## cam_pixel_labeler
module cam_pixel_labeler (
    input  logic        clk,
    input  logic        reset,
    input  logic        href,
    input  logic        vsync,
    input  logic [ 7:0] ov7670_data,
    output logic        we,
    output logic [16:0] wAddr,
    output logic [ 2:0] label_data,
    output logic        camera_dp_en,
    output logic        v_finish_camera,
    output logic [ 9:0] x_pixel_camera,
    output logic [ 9:0] y_pixel_camera
);
export LEC_CHECK = 0
export CAP_MARGIN = 5
export CORE_MARGIN = 2
export CORE_UTILIZATION = 72
export CTS_CLUSTER_DIAMETER = 103
export CTS_CLUSTER_SIZE = 41
export SLEW_MARGIN = 20
export TNS_END_PERCENT = 5
create_clock -name core_clock -period 126.0 [get_ports {clk}]
run.sh (not shown) runs the stock make flow with config.mk's settings and CLKGATE_MAP_FILE=.
Edit:
CAP_MARGIN = 20   (was 5)
CTS_CLUSTER_DIAMETER = 198   (was 103)
MAX_ROUTING_LAYER = met4   (was not set)
TNS_END_PERCENT = not set   (was 5)
clock period = 99.6 ns   (was 126.0 ns; I/O delays follow)
This time the run never finished: it broke off in global routing. Die area is unchanged. Synthesized cell count does not change. Synthesized area is unchanged.

cam_pixel_labeler again, from the RTL that the note above started with.
make LEC_CHECK=0 CAP_MARGIN=20 CORE_ASPECT_RATIO=0.72 CORE_MARGIN=2 CORE_UTILIZATION=72 CTS_CLUSTER_DIAMETER=233 CTS_CLUSTER_SIZE=31 HOLD_SLACK_MARGIN=-0.09 MAX_ROUTING_LAYER=met4 SLEW_MARGIN=20 finish   # period 100.0 ns
The starting point aborted during global routing (5_1_grt) with ODB-0269.
Change:
Settings changed: CORE_ASPECT_RATIO 0.72 to unset, CORE_UTILIZATION 72 to 66, CTS_CLUSTER_DIAMETER 233 to unset, CTS_CLUSTER_SIZE 31 to unset, HOLD_SLACK_MARGIN -0.09 to unset, MAX_ROUTING_LAYER met4 to unset.
Clock period 100.0 ns to 106.0 ns, I/O delays scaled along.
Outcome: With this change the flow completed, yet does not pass: setup timing; area after synthesis stays the same; synthesized cell count stays the same; die size rises by 8.8%.
Change:
Settings changed: CORE_UTILIZATION 66 to 22, SLEW_MARGIN 20 to 0, TNS_END_PERCENT set to 10.
Clock period 106.0 ns to 150.0 ns, I/O delays scaled along.
Outcome: Now the flow finished with timing, DRC and antenna clean; die area increases to 2.9 times its value; global-route usage decreases by 26 points; synthesized cell count stays the same; non-clock buffer count decreases by 332; cell area decreases by 9.9%; register-to-register slack improved by 44 ns; worst setup slack improved by 22 ns.
Change:
Settings changed: CELL_PAD_IN_SITES_GLOBAL_PLACEMENT set to 1, CORE_UTILIZATION 22 to 40, CTS_CLUSTER_DIAMETER set to 398, SLEW_MARGIN 0 to 20, TNS_END_PERCENT 10 to unset.
Sequential cell count is unchanged.
Area after synthesis is unchanged.
Final area goes down by 3.0%.
Wire length grows by 11%.
Fmax drops by 1.0%.
Synthesized cell count does not change.
First-iteration DRC count drops by 15%.

## run A
Starting RTL as in the previous note.
==> flow/design.v (excerpt) <==
module cam_pixel_labeler (
    input  logic        clk,
    input  logic        reset,
    input  logic        href,
    input  logic        vsync,
    input  logic [ 7:0] ov7670_data,
    output logic        we,
    output logic [16:0] wAddr,
    output logic [ 2:0] label_data,
    output logic        camera_dp_en,
    output logic        v_finish_camera,
    output logic [ 9:0] x_pixel_camera,
    output logic [ 9:0] y_pixel_camera
);
Settings: LEC_CHECK=0, CAP_MARGIN=30, CORE_MARGIN=2, CORE_UTILIZATION=69, CTS_CLUSTER_DIAMETER=229, CTS_CLUSTER_SIZE=33, GPL_TIMING_DRIVEN=1, MAX_ROUTING_LAYER=met4, SETUP_SLACK_MARGIN=5.0, SLEW_MARGIN=25, TNS_END_PERCENT=95; clock period 102.0 ns.
Run A did not run to completion, as it errored out during global routing.
> inputs changed (run A -> run B)
--- a/flow/config.mk
+++ b/flow/config.mk
@@ -8,9 +8,9 @@
 export CAP_MARGIN = 30
 export CORE_MARGIN = 2
-export CORE_UTILIZATION = 69
-export CTS_CLUSTER_DIAMETER = 229
-export CTS_CLUSTER_SIZE = 33
+export CORE_UTILIZATION = 72
+export CTS_CLUSTER_DIAMETER = 230
+export CTS_CLUSTER_SIZE = 50
 export GPL_TIMING_DRIVEN = 1
-export MAX_ROUTING_LAYER = met4
+export PLACE_DENSITY = 0.77
 export SETUP_SLACK_MARGIN = 5.0
 export SLEW_MARGIN = 25
==> flow/constraint.sdc <==
create_clock -name core_clock -period 75.7 [get_ports {clk}]
set_input_delay 15.1400 -clock core_clock [delete_from_list [all_inputs] [get_ports {clk}]]
set_output_delay 15.1400 -clock core_clock [all_outputs]
set_load 0.01 [all_outputs]
Results
Stage in which a tool error killed run B: detailed placement.
Of run B and run A, run A shows the higher die height, with run B below it.
Run A → run B: quantity of I/O buffers inserted on ports essentially unchanged; die span in x -about 2%; I/O pin count level.
Die footprint of run B falls short of that of run A by a few percent.
## Diff of input files: run C against run B
--- a/flow/config.mk
+++ b/flow/config.mk
@@ -8,9 +8,9 @@
 export CAP_MARGIN = 30
 export CORE_MARGIN = 2
-export CORE_UTILIZATION = 72
-export CTS_CLUSTER_DIAMETER = 230
-export CTS_CLUSTER_SIZE = 50
+export CORE_UTILIZATION = 71
+export CTS_CLUSTER_DIAMETER = 229
+export CTS_CLUSTER_SIZE = 33
 export GPL_TIMING_DRIVEN = 1
-export PLACE_DENSITY = 0.77
+export MAX_ROUTING_LAYER = met4
 export SETUP_SLACK_MARGIN = 5.0
 export SLEW_MARGIN = 25
==> flow/constraint.sdc <==
create_clock -name core_clock -period 102.0 [get_ports {clk}]
set_input_delay 20.4000 -clock core_clock [delete_from_list [all_inputs] [get_ports {clk}]]
set_output_delay 20.4000 -clock core_clock [all_outputs]
set_load 0.01 [all_outputs]
Notes after the runs:
What ended run C was a tool error in global routing; the run never finished. Overall chip area, run B and run C: smaller value in run B. Diff run B -> run C: routability congestion estimate now sits lower, synthesized area closely matched the old numbers, chip area estimate from yosys synthesis comparable. Cell count after synthesis of run B is on par with run C. Run C against run B: floorplan die height climbed about 0.7%, count of pins on the block boundary held steady, initial core utilization went down by 1.5 points, site row count rose 1.
Input-level comparison between run D and run C:
==> flow/config.mk <==
export PLATFORM = sky130hd
export DESIGN_NAME = cam_pixel_labeler
export DESIGN_NICKNAME = cam_pixel_labeler
export VERILOG_FILES = /design/flow/design.v
export SDC_FILE = /design/flow/constraint.sdc
export NUM_CORES = 4
export LEC_CHECK = 0
export CAP_MARGIN = 20
export CORE_MARGIN = 2
export CORE_UTILIZATION = 66
export MAX_ROUTING_LAYER = met4
export SLEW_MARGIN = 20
==> flow/constraint.sdc <==
create_clock -name core_clock -period 99.6 [get_ports {clk}]
set_input_delay 19.9200 -clock core_clock [delete_from_list [all_inputs] [get_ports {clk}]]
set_output_delay 19.9200 -clock core_clock [all_outputs]
set_load 0.01 [all_outputs]
[summary]
- Completing all stages was not enough for run D: its layout failed the final checks because of negative setup slack.
- Any difference in share of synthesized cell area in and, or, nand and nor gates between run D and run C is small enough to ignore.
- From run C to run D the numbers moved as follows: die boundary width +3.6%; number of instances resized during post-cts repair now smaller; worst-case setup slack after placement now sits lower; maximum number of buffers from clock root to sink was more or less identical.
- Effective utilization at floorplan for run D is lower than for run C.
- Diff run C..run D | count of instantiated cells in the yosys netlist | unchanged
- Going from run C to run D, the die area was enlarged.
Changes in run E relative to run D:
--- a/flow/config.mk
+++ b/flow/config.mk
@@ -7,6 +7,7 @@
 export LEC_CHECK = 0
 export CAP_MARGIN = 20
+export CORE_ASPECT_RATIO = 0.5
 export CORE_MARGIN = 2
 export CORE_UTILIZATION = 66
-export MAX_ROUTING_LAYER = met4
 export SLEW_MARGIN = 20
+export TNS_END_PERCENT = 20
==> flow/constraint.sdc <==
create_clock -name core_clock -period 150.0 [get_ports {clk}]
set_input_delay 30.0000 -clock core_clock [delete_from_list [all_inputs] [get_ports {clk}]]
set_output_delay 30.0000 -clock core_clock [all_outputs]
set_load 0.01 [all_outputs]
[summary]
- Run E: flow completed, timing, DRC and antenna clean
- Summary of run E over run D: signed area change from the synthesized netlist to the final layout went down 25 points, wire length went down about 30%.
- met2 demand-to-capacity share in global routing ends up higher on run D.
- Looking only at setup slack, and setting everything else aside, the higher value of run E and run D goes to run E.
- NOTE: share of the final layout cell area in multi-input gates in run E exceeds that of run D
- Worst slew margin relative to its limit in run E is 2.6 points above run D.
- As far as multi-input combinational gate total is concerned, run E and run D perform about the same.
- Re horizontal die dimension: run E is 41% up on run D.
- Between run D and run E, sequential share of layout area increased.

Starting RTL as in the previous note.
Settings: LEC_CHECK=0, CAP_MARGIN=30, CORE_MARGIN=10, CORE_UTILIZATION=65, GPL_TIMING_DRIVEN=1, PLACE_DENSITY=0.77, SETUP_SLACK_MARGIN=5.0, SLEW_MARGIN=25, TNS_END_PERCENT=95; clock period 130.0 ns.
The starting point passed the timing, DRC and antenna checks.
Change:
CORE_MARGIN = 2   (was 10)
CORE_UTILIZATION = 68   (was 65)
CTS_CLUSTER_DIAMETER = 229   (was unset)
CTS_CLUSTER_SIZE = 33   (was unset)
PLACE_DENSITY = unset   (was 0.77)
clock period = 102.0 ns   (was 130.0 ns; I/O delays follow)
Now the flow completed and failed the layout checks on setup timing.
Routed wire length rises by well over a third.
Worst setup slack got worse by 14000 ps.
Non-clock buffer count increases by 406.
Synthesized cell count stays the same.
Utilization increases by 18 points.
Global-route usage is higher by 14 points.
Change:
CORE_UTILIZATION = 65   (was 68)
CTS_CLUSTER_DIAMETER = unset   (was 229)
CTS_CLUSTER_SIZE = unset   (was 33)
Outcome: The new run finished with setup timing left. Sequential share of layout area is about the same. Design area is higher by 1.2%. Routed wire length drops by 7.5%. Clock skew went down by 7.4 ps.
Change:
CORE_UTILIZATION = 58   (was 65)
PLACE_DENSITY = 0.77   (was unset)
clock period = 75.7 ns   (was 102.0 ns; I/O delays follow)
This time the run aborted during global routing (5_1_grt) (GRT-0116).
Die size is higher by 12%.
Synthesized cell count does not change.
Synthesized area is unchanged.
Change:
CORE_UTILIZATION = 71   (was 58)
CTS_CLUSTER_DIAMETER = 229   (was unset)
CTS_CLUSTER_SIZE = 33   (was unset)
MAX_ROUTING_LAYER = met4   (was unset)
PLACE_DENSITY = 0.66   (was 0.77)
clock period = 102.0 ns   (was 75.7 ns; I/O delays follow)
The changed run aborted during global routing (5_1_grt) on GRT-0232.
Synthesized area does not change.
Synthesized cell count does not change.
Die size shrinks by 18%.
Change:
CORE_UTILIZATION = 68   (was 71)
CTS_CLUSTER_DIAMETER = 230   (was 229)
CTS_CLUSTER_SIZE = 34   (was 33)
MAX_ROUTING_LAYER = unset   (was met4)
PLACE_DENSITY = 0.77   (was 0.66)
clock period = 75.7 ns   (was 102.0 ns; I/O delays follow)
- This time the run aborted during detailed placement (3_5_place_dp), error DPL-0038
- die area goes up by about 4.3%
- area after synthesis stays the same
- synthesized cell count stays the same
